==> build 98: inputs <==
==> flow/design.v (excerpt) <==
module c6502
(
    input               clock,
    input               ce,
    input               reset_n,
    output      [15:0]  address,
    input       [ 7:0]  in,
    output reg  [ 7:0]  out,
    output reg          we
);
assign address = cp ? ab : pc;
localparam
    LDC = 0,
    ZP  = 1,    ZPX = 2,    ZPY = 3,
    ABS = 4,    ABX = 5,    ABY = 6,    ABZ = 7,
    IX  = 8,    IX2 = 9,    IX3 = 10,
    IY  = 11,   IY2 = 12,   IY3 = 13,
    RUN = 14,   BRA = 15,
    JP1 = 16,   JP2 = 17,
    JND = 18,   TRM = 19,   POP = 20,   JSR = 21,
    RTS = 22;
localparam
    ORA = 0,    AND = 1,    EOR = 2,    ADC = 3,
    STA = 4,    LDA = 5,    CMP = 6,    SBC = 7,
    ASL = 8,    ROL = 9,    LSR = 10,   ROR = 11,
    BIT = 13,   DEC = 14,   INC = 15;
localparam
    DST_A = 0,  DST_X = 1,  DST_Y = 2,  DST_S = 3,
    SRC_D = 0,  SRC_X = 1,  SRC_Y = 2,  SRC_A = 3;
reg [ 7:0]  a, x, y, s, p;
reg         cp;
reg [ 4:0]  t;           
reg [ 2:0]  m;           
reg [15:0]  ab, pc;
reg [ 7:0]  op, w;       
reg [ 3:0]  alu;         
reg [ 1:0]  dst, src;
wire [8:0] zpx = in + x;
wire [8:0] zpy = in + y;
wire [3:0] bra = {p[1], p[0], p[6], p[7]};  
wire [7:0] sn  = s + 1;
always @(posedge clock)
if (reset_n == 1'b0) begin
    p  <= 8'b01100001;
    t  <= 1'b0;
    cp <= 1'b0;
    pc <= 16'h0000;
    a  <= 8'h80;
    x  <= 8'hFE;
    y  <= 8'hDA;
    s  <= 8'h00;
    we <= 1'b0;
end
else if (ce) begin
    we  <= 1'b0;
    case (t)
    LDC: begin
        pc  <= pc + 1;
        m   <= 0;
        op  <= in;
        dst <= DST_A;
        src <= SRC_D;
        casex (in)
        8'b010_011_00: t <= JP1;  
        8'b011_011_00: t <= JND;  
        8'b001_000_00: t <= JSR;  
        8'b011_000_00: t <= RTS;  
        8'bxxx_000_x1: t <= IX;
        8'bxxx_010_x1,
        8'b1xx_000_x0: t <= RUN;  
        8'bxxx_100_x1: t <= IY;
        8'bxxx_110_x1: t <= ABY;
        8'bxxx_001_xx: t <= ZP;
        8'bxxx_011_xx,
        8'b001_000_00: t <= ABS;
        8'b10x_101_1x: t <= ZPY;
        8'bxxx_101_xx: t <= ZPX;
        8'b10x_111_1x: t <= ABY;
        8'bxxx_111_xx: t <= ABX;
        8'bxxx_100_00: t <= BRA;
        default:       t <= RUN;
        endcase
        casex (in)
        8'bxxx_xxx_01: begin alu <= in[7:5]; end
  ...
==> flow/config.mk <==
export PLATFORM = sky130hd
export DESIGN_NAME = c6502
export DESIGN_NICKNAME = c6502
export VERILOG_FILES = /design/flow/design.v
export SDC_FILE = /design/flow/constraint.sdc
export NUM_CORES = 4
export LEC_CHECK = 0
export CAP_MARGIN = 20
export CELL_PAD_IN_SITES_GLOBAL_PLACEMENT = 2
export CORE_MARGIN = 4
export CORE_UTILIZATION = 24
export CTS_CLUSTER_DIAMETER = 148
export CTS_CLUSTER_SIZE = 35
export GPL_TIMING_DRIVEN = 1
export MAX_ROUTING_LAYER = met4
export PLACE_DENSITY_LB_ADDON = 0.19
export SLEW_MARGIN = 25
export TNS_END_PERCENT = 25
==> flow/constraint.sdc <==
create_clock -name core_clock -period 10.7 [get_ports {clock}]
set_input_delay 2.1400 -clock core_clock [delete_from_list [all_inputs] [get_ports {clock}]]
set_output_delay 2.1400 -clock core_clock [all_outputs]
set_load 0.01 [all_outputs]
run.sh (not shown) runs the stock make flow with config.mk's settings and CLKGATE_MAP_FILE=.
==> build 74 (differences from build 98) <==
CELL_PAD_IN_SITES_GLOBAL_PLACEMENT = not set   (was 2)
CORE_MARGIN = 2   (was 4)
CORE_UTILIZATION = 54   (was 24)
CTS_CLUSTER_DIAMETER = 226   (was 148)
CTS_CLUSTER_SIZE = 98   (was 35)
GPL_TIMING_DRIVEN = not set   (was 1)
MAX_ROUTING_LAYER = not set   (was met4)
PLACE_DENSITY = 0.37   (was not set)
PLACE_DENSITY_LB_ADDON = not set   (was 0.19)
SETUP_SLACK_MARGIN = 2.73   (was not set)
SLEW_MARGIN = 20   (was 25)
TNS_END_PERCENT = not set   (was 25)
==> flow/constraint.sdc (replaced) <==
create_clock -name core_clock -period 10.0 [get_ports {clock}]
set_input_delay 2.0000 -clock core_clock [delete_from_list [all_inputs] [get_ports {clock}]]
set_output_delay 2.0000 -clock core_clock [all_outputs]
set_load 0.01 [all_outputs]
==> comparison table <==
quantity	build 98	build 74
Full die area	61200 um2	26800 um2
Router iterations before antenna repair	6	10
Final Hold Slack	0.469 ns	0.466 ns
Run status	finished clean	finished clean
Peak per-stage delay on the critical path	0.58 ns	0.59 ns
Leakage power summed over all cells	5.73 nW	5.68 nW
Detailed-routed wire length on met3	2.80 mm	6.11 mm
Setup Slack @ Placement	3.06 ns	2.59 ns
Placed wire-length estimate	47.4 mm	38.0 mm
Clock input transition at the sequential cells of the worst setup and hold paths	0.08 ns	0.07 ns
Required time at the endpoint of the critical path	10.91 ns	10.16 ns
Via-to-Cell Ratio	5.59	6.91
Overall power of the completed layout	0.00196 W	0.00200 W
Final core utilization	0.273	0.590

* * *

==> inputs of v10 <==
==> flow/design.v <==
module c6502
(
    input               clock,
    input               ce,
    input               reset_n,
    output      [15:0]  address,
    input       [ 7:0]  in,
    output reg  [ 7:0]  out,
    output reg          we
);
assign address = cp ? ab : pc;
localparam
    LDC = 0,
    ZP  = 1,    ZPX = 2,    ZPY = 3,
    ABS = 4,    ABX = 5,    ABY = 6,    ABZ = 7,
    IX  = 8,    IX2 = 9,    IX3 = 10,
    IY  = 11,   IY2 = 12,   IY3 = 13,
    RUN = 14,   BRA = 15,
    JP1 = 16,   JP2 = 17,
    JND = 18,   TRM = 19,   POP = 20,   JSR = 21,
    RTS = 22;
localparam
    ORA = 0,    AND = 1,    EOR = 2,    ADC = 3,
    STA = 4,    LDA = 5,    CMP = 6,    SBC = 7,
    ASL = 8,    ROL = 9,    LSR = 10,   ROR = 11,
    BIT = 13,   DEC = 14,   INC = 15;
localparam
    DST_A = 0,  DST_X = 1,  DST_Y = 2,  DST_S = 3,
    SRC_D = 0,  SRC_X = 1,  SRC_Y = 2,  SRC_A = 3;
reg [ 7:0]  a, x, y, s, p;
reg         cp;
reg [ 4:0]  t;           
reg [ 2:0]  m;           
reg [15:0]  ab, pc;
reg [ 7:0]  op, w;       
reg [ 3:0]  alu;         
reg [ 1:0]  dst, src;
wire [8:0] zpx = in + x;
wire [8:0] zpy = in + y;
wire [3:0] bra = {p[1], p[0], p[6], p[7]};  
wire [7:0] sn  = s + 1;
always @(posedge clock)
if (reset_n == 1'b0) begin
    p  <= 8'b01100001;
    t  <= 1'b0;
    cp <= 1'b0;
    pc <= 16'h0000;
    a  <= 8'h80;
    x  <= 8'hFE;
    y  <= 8'hDA;
    s  <= 8'h00;
    we <= 1'b0;
end
else if (ce) begin
    we  <= 1'b0;
    case (t)
    LDC: begin
        pc  <= pc + 1;
        m   <= 0;
        op  <= in;
        dst <= DST_A;
        src <= SRC_D;
        casex (in)
        8'b010_011_00: t <= JP1;  
        8'b011_011_00: t <= JND;  
        8'b001_000_00: t <= JSR;  
        8'b011_000_00: t <= RTS;  
        8'bxxx_000_x1: t <= IX;
        8'bxxx_010_x1,
        8'b1xx_000_x0: t <= RUN;  
        8'bxxx_100_x1: t <= IY;
        8'bxxx_110_x1: t <= ABY;
        8'bxxx_001_xx: t <= ZP;
        8'bxxx_011_xx,
        8'b001_000_00: t <= ABS;
        8'b10x_101_1x: t <= ZPY;
        8'bxxx_101_xx: t <= ZPX;
        8'b10x_111_1x: t <= ABY;
        8'bxxx_111_xx: t <= ABX;
        8'bxxx_100_00: t <= BRA;
        default:       t <= RUN;
        endcase
        casex (in)
        8'bxxx_xxx_01: begin alu <= in[7:5]; end
        8'b100_xx1_x0: begin alu <= STA; end
        8'b101_xx1_x0,
        8'b101_000_x0,
        8'b101_010_00,
        8'b10x_010_10,
        8'b100_110_00: begin alu <= LDA; end
        8'b11x_000_00,
        8'b11x_xx1_00: begin alu <= CMP; end
        8'b001_0x1_00: begin alu <= BIT; end
        8'b110_xx1_10,
        8'b100_010_00,
        8'b110_010_10: begin alu <= DEC; end
        8'b111_xx1_10,
        8'b11x_010_00: begin alu <= INC; end
        8'b00x_110_00: begin p[0] <= in[5]; t <= LDC; end  
        8'b01x_110_00: begin p[2] <= in[5]; t <= LDC; end  
        8'b101_110_00: begin p[6] <= 1'b0;  t <= LDC; end  
        8'b11x_110_00: begin p[3] <= in[5]; t <= LDC; end  
        8'b0xx_010_10: begin alu <= {1'b1, in[7:5]}; src <= SRC_A; end
        8'b0xx_xx1_10: begin alu <= {1'b1, in[7:5]}; end
        8'b111_010_10: begin t <= LDC; end
        8'b100_110_10: begin t <= LDC; s <= x; end
        8'b101_110_10: begin x <= s; p[7] <= s[7]; p[1] <= s == 0; t <= LDC; end
        8'b0x0_010_00: begin
            t   <= TRM;
            we  <= 1;
            cp  <= 1;
            out <= in[6] ? a : (p | 8'h30);
            ab  <= {8'h01, s};
            s   <= s - 1;
        end
        8'b0x1_010_00: begin t <= POP; cp <= 1; ab <= {8'h01, sn}; s <= sn; end
        8'b011_000_00: begin cp <= 1; ab <= {8'h01, sn}; end
        endcase
        casex (in)
        8'h86, 8'hA6, 8'hB6, 8'h96, 8'h8E, 8'hAE,
        8'hBE, 8'hA2, 8'hCA, 8'hE8, 8'h9A,
        8'hE0, 8'b111_xx1_00:
            dst <= DST_X;
        8'hA0, 8'h84, 8'hA4, 8'h88, 8'hC8,
        8'h8C, 8'hAC, 8'h94, 8'hB4, 8'hBC,
        8'hC0, 8'b110_xx1_00:
            dst <= DST_Y;
        endcase
        case (in)
        8'hE8, 8'hCA, 8'h8A: src <= SRC_X;  
        8'h88, 8'hC8, 8'h98: src <= SRC_Y;  
        8'hA8, 8'hAA: src <= SRC_A;  
        endcase
    end
    ZP:  begin t <= RUN; ab <= in;       cp <= 1; pc <= pc + 1; end
    ZPX: begin t <= RUN; ab <= zpx[7:0]; cp <= 1; pc <= pc + 1; end
    ZPY: begin t <= RUN; ab <= zpy[7:0]; cp <= 1; pc <= pc + 1; end
    ABS: begin t <= ABZ; pc <= pc + 1; ab <= in; end
    ABX: begin t <= ABZ; pc <= pc + 1; ab <= zpx; end
    ABY: begin t <= ABZ; pc <= pc + 1; ab <= zpy; end
    ABZ: begin t <= RUN; pc <= pc + 1; ab[15:8] <= ab[15:8] + in; cp <= 1; end
    IX:  begin t <= IX2; pc <= pc + 1; cp <= 1; ab <= zpx[7:0]; end
    IY:  begin t <= IY2; pc <= pc + 1; cp <= 1; ab <= in; end
    IX2: begin t <= IX3; w  <= in; ab[7:0] <= ab[7:0] + 1; end
    IY2: begin t <= IY3; w  <= in; ab[7:0] <= ab[7:0] + 1; end
    IX3: begin t <= RUN; ab <= {in, w}; end
    IY3: begin t <= RUN; ab <= {in, w} + y; end
    BRA: begin t <= LDC; pc <= pc + 1 + ((bra[op[7:6]] == op[5]) ? {{8{in[7]}}, in[7:0]} : 0); end
    JP1: begin t <= JP2; pc <= pc + 1; w <= in; end
    JP2: begin t <= LDC; pc <= {in, w}; end
    JND: case (m)
        0: begin m <= 1;   ab[ 7:0] <= in; pc <= pc + 1; end
        1: begin m <= 2;   ab[15:8] <= in; pc <= pc + 1; cp <= 1; end
        2: begin m <= 3;   pc[ 7:0] <= in; ab[7:0] <= ab[7:0] + 1; end
        3: begin t <= LDC; pc[15:8] <= in; cp <= 0; end
    endcase
    POP: begin t <= LDC; cp <= 0; if (op[6]) begin a <= in; p[7] <= in[7]; p[1] <= in == 0; end else p <= in; end
    JSR: case (m)
        0: begin m <= 1; w  <= in; pc <= pc + 1; end
        1: begin m <= 2; we <= 1; out <= pc[15:8]; ab      <= {8'h01, s};  pc[15:8] <= in; cp <= 1;end
        2: begin m <= 3; we <= 1; out <= pc[ 7:0]; ab[7:0] <= ab[7:0] - 1; pc[7:0]  <= w;  end
        3: begin t <= LDC; cp <= 0; s <= s - 2; end
    endcase
    RTS: case (m)
        0: begin m <= 1;   pc[7:0] <= in; ab[7:0] <= ab[7:0] + 1; end
        1: begin t <= LDC; pc <= {in, pc[7:0]} + 1; s <= s + 2; cp <= 0; end
    endcase
    RUN: begin
        cp <= 0;
        t  <= LDC;
        casex (op) 8'bxxx_010_x1, 8'b1xx_000_x0: pc <= pc + 1; endcase
        casex (op)
            8'b100_xxx_01,
            8'b100_xx1_x0: begin t <= TRM; out <= R; we <= 1'b1; cp <= 1'b1; end
            8'bxxx_xxx_01,
            8'b0xx_010_10,
            8'b100_010_10,
            8'b100_110_00: begin a <= R; p <= F; end
            8'b101_xx1_00,
            8'b101_000_00,
            8'b1x0_010_00,
            8'b101_010_00: begin y <= R; p <= F; end
            8'b101_xx1_10,
            8'b101_000_10,
            8'b111_010_00,
            8'b110_010_10,
            8'b101_010_10: begin x <= R; p <= F; end
            8'b0xx_xx1_10,
            8'b11x_xx1_10: begin t <= TRM; out <= R; we <= 1'b1; cp <= 1'b1; p <= F; end
            8'b110_xxx_01,
            8'b11x_000_00,
            8'b11x_xx1_00,
            8'b001_0x1_00: begin p <= F; end
        endcase
    end
    TRM: begin cp <= 0; t <= LDC; end
    endcase
end
wire [7:0] op1 =
    dst == DST_A ? a :
    dst == DST_X ? x :
    dst == DST_Y ? y : s;
wire [7:0] op2 =
    src == SRC_A ? a :
    src == SRC_X ? x :
    src == SRC_Y ? y : in;
wire [8:0] R =
    alu == ORA ? op1 | op2 :
    alu == AND ? op1 & op2 :
    alu == EOR ? op1 ^ op2 :
    alu == ADC ? op1 + op2 + cin :
    alu == STA ? op1 :
    alu == LDA ? op2 :
    alu == CMP ? op1 - op2 :
    alu == SBC ? op1 - op2 - !cin :
    alu == ASL ? {op2[6:0], 1'b0} :
    alu == ROL ? {op2[6:0], cin} :
    alu == LSR ? {1'b0, op2[7:1]} :
    alu == ROR ? {cin, op2[7:1]} :
    alu == BIT ? op1 & op2 :
    alu == DEC ? op2 - 1 :
    alu == INC ? op2 + 1 : 0;
wire sign  =  R[7];         
wire zero  = ~|R[7:0];      
wire oadc  = (op1[7] ^ op2[7] ^ 1'b1) & (op1[7] ^ R[7]);
wire osbc  = (op1[7] ^ op2[7] ^ 1'b0) & (op1[7] ^ R[7]);
wire cin   =  p[0];
wire carry =  R[8];
wire [7:0] F =
    alu == ADC ? {sign, oadc, p[5:2], zero,  carry} :
    alu == CMP ? {sign,       p[6:2], zero, ~carry} :
    alu == SBC ? {sign, osbc, p[5:2], zero, ~carry} :
    alu == ASL || alu == ROL ? {sign, p[6:2], zero, op2[7]} :
    alu == LSR || alu == ROR ? {sign, p[6:2], zero, op2[0]} :
    alu == BIT ? {op2[7:6], p[5:2], zero, p[0]} :
                 {sign,     p[6:2], zero, p[0]};
endmodule
==> flow/run.sh <==
#!/bin/bash
# the make line also repeats each setting of config.mk as NAME=value (left out here)
make -C /OpenROAD-flow-scripts/flow DESIGN_CONFIG=/design/flow/config.mk WORK_HOME=/design/flow/orfs CLKGATE_MAP_FILE= finish
==> flow/config.mk <==
export PLATFORM = sky130hd
export DESIGN_NAME = c6502
export DESIGN_NICKNAME = c6502
export VERILOG_FILES = /design/flow/design.v
export SDC_FILE = /design/flow/constraint.sdc
export NUM_CORES = 4
export LEC_CHECK = 0
export CAP_MARGIN = 0
export CELL_PAD_IN_SITES_GLOBAL_PLACEMENT = 0
export CORE_MARGIN = 2
export CORE_UTILIZATION = 72
export CTS_CLUSTER_SIZE = 80
export GPL_TIMING_DRIVEN = 1
export MAX_ROUTING_LAYER = met4
export PLACE_DENSITY_LB_ADDON = 0.0
export SETUP_SLACK_MARGIN = 1.44
export SLEW_MARGIN = 25
export TNS_END_PERCENT = 5
==> flow/constraint.sdc <==
create_clock -name core_clock -period 5.01 [get_ports {clock}]
set_input_delay 1.0020 -clock core_clock [delete_from_list [all_inputs] [get_ports {clock}]]
set_output_delay 1.0020 -clock core_clock [all_outputs]
set_load 0.01 [all_outputs]
==> v19: changes against v10 <==
Settings changed: CTS_CLUSTER_DIAMETER set to 356, CTS_CLUSTER_SIZE 80 to 47, SETUP_SLACK_MARGIN 1.44 to 0.08, TNS_END_PERCENT 5 to 75.
==> flow/constraint.sdc (replaced) <==
create_clock -name core_clock -period 4.03 [get_ports {clock}]
set_input_delay 0.8060 -clock core_clock [delete_from_list [all_inputs] [get_ports {clock}]]
set_output_delay 0.8060 -clock core_clock [all_outputs]
set_load 0.01 [all_outputs]
==> results_dict.tcl <==
# flow metrics
set metrics [dict create \
    dp_cells 2043 \
    drtIter0Drc 3124 \
    finalHoldWorstSlack_ps 474 \
    ff2ff_path_depth 15 \
    clock_tree_area_fraction 0.0403 \
    slew_headroom 0.349 \
    clock_pin_slew_on_the_worst_setup_and_hold_paths_ps 70 \
    comb_cell_power_w 0.00172 \
    crit_fanout 5 \
    run_status "no timing/DRC/antenna violations" \
    signal_buffer_area_fraction 0.0686 \
]
Source of the figures above: v10

==> results_dict.tcl <==
# flow metrics
set metrics [dict create \
    finalHoldWorstSlack_ps 476 \
    signal_buffer_area_fraction 0.106 \
    setup_ws_ps -37.4 \
    clock_pin_slew_on_the_worst_setup_and_hold_paths_ps 60 \
    slew_headroom 0.348 \
    clock_tree_area_fraction 0.0377 \
    run_status "finished with violations" \
    drtIter0Drc 3653 \
    finalSetupViolations 2 \
    comb_cell_power_w 0.00241 \
    so_viols "setup timing" \
]
Source of the figures above: v19

Power figures rest on the tool's default switching activity, not on a simulated workload.
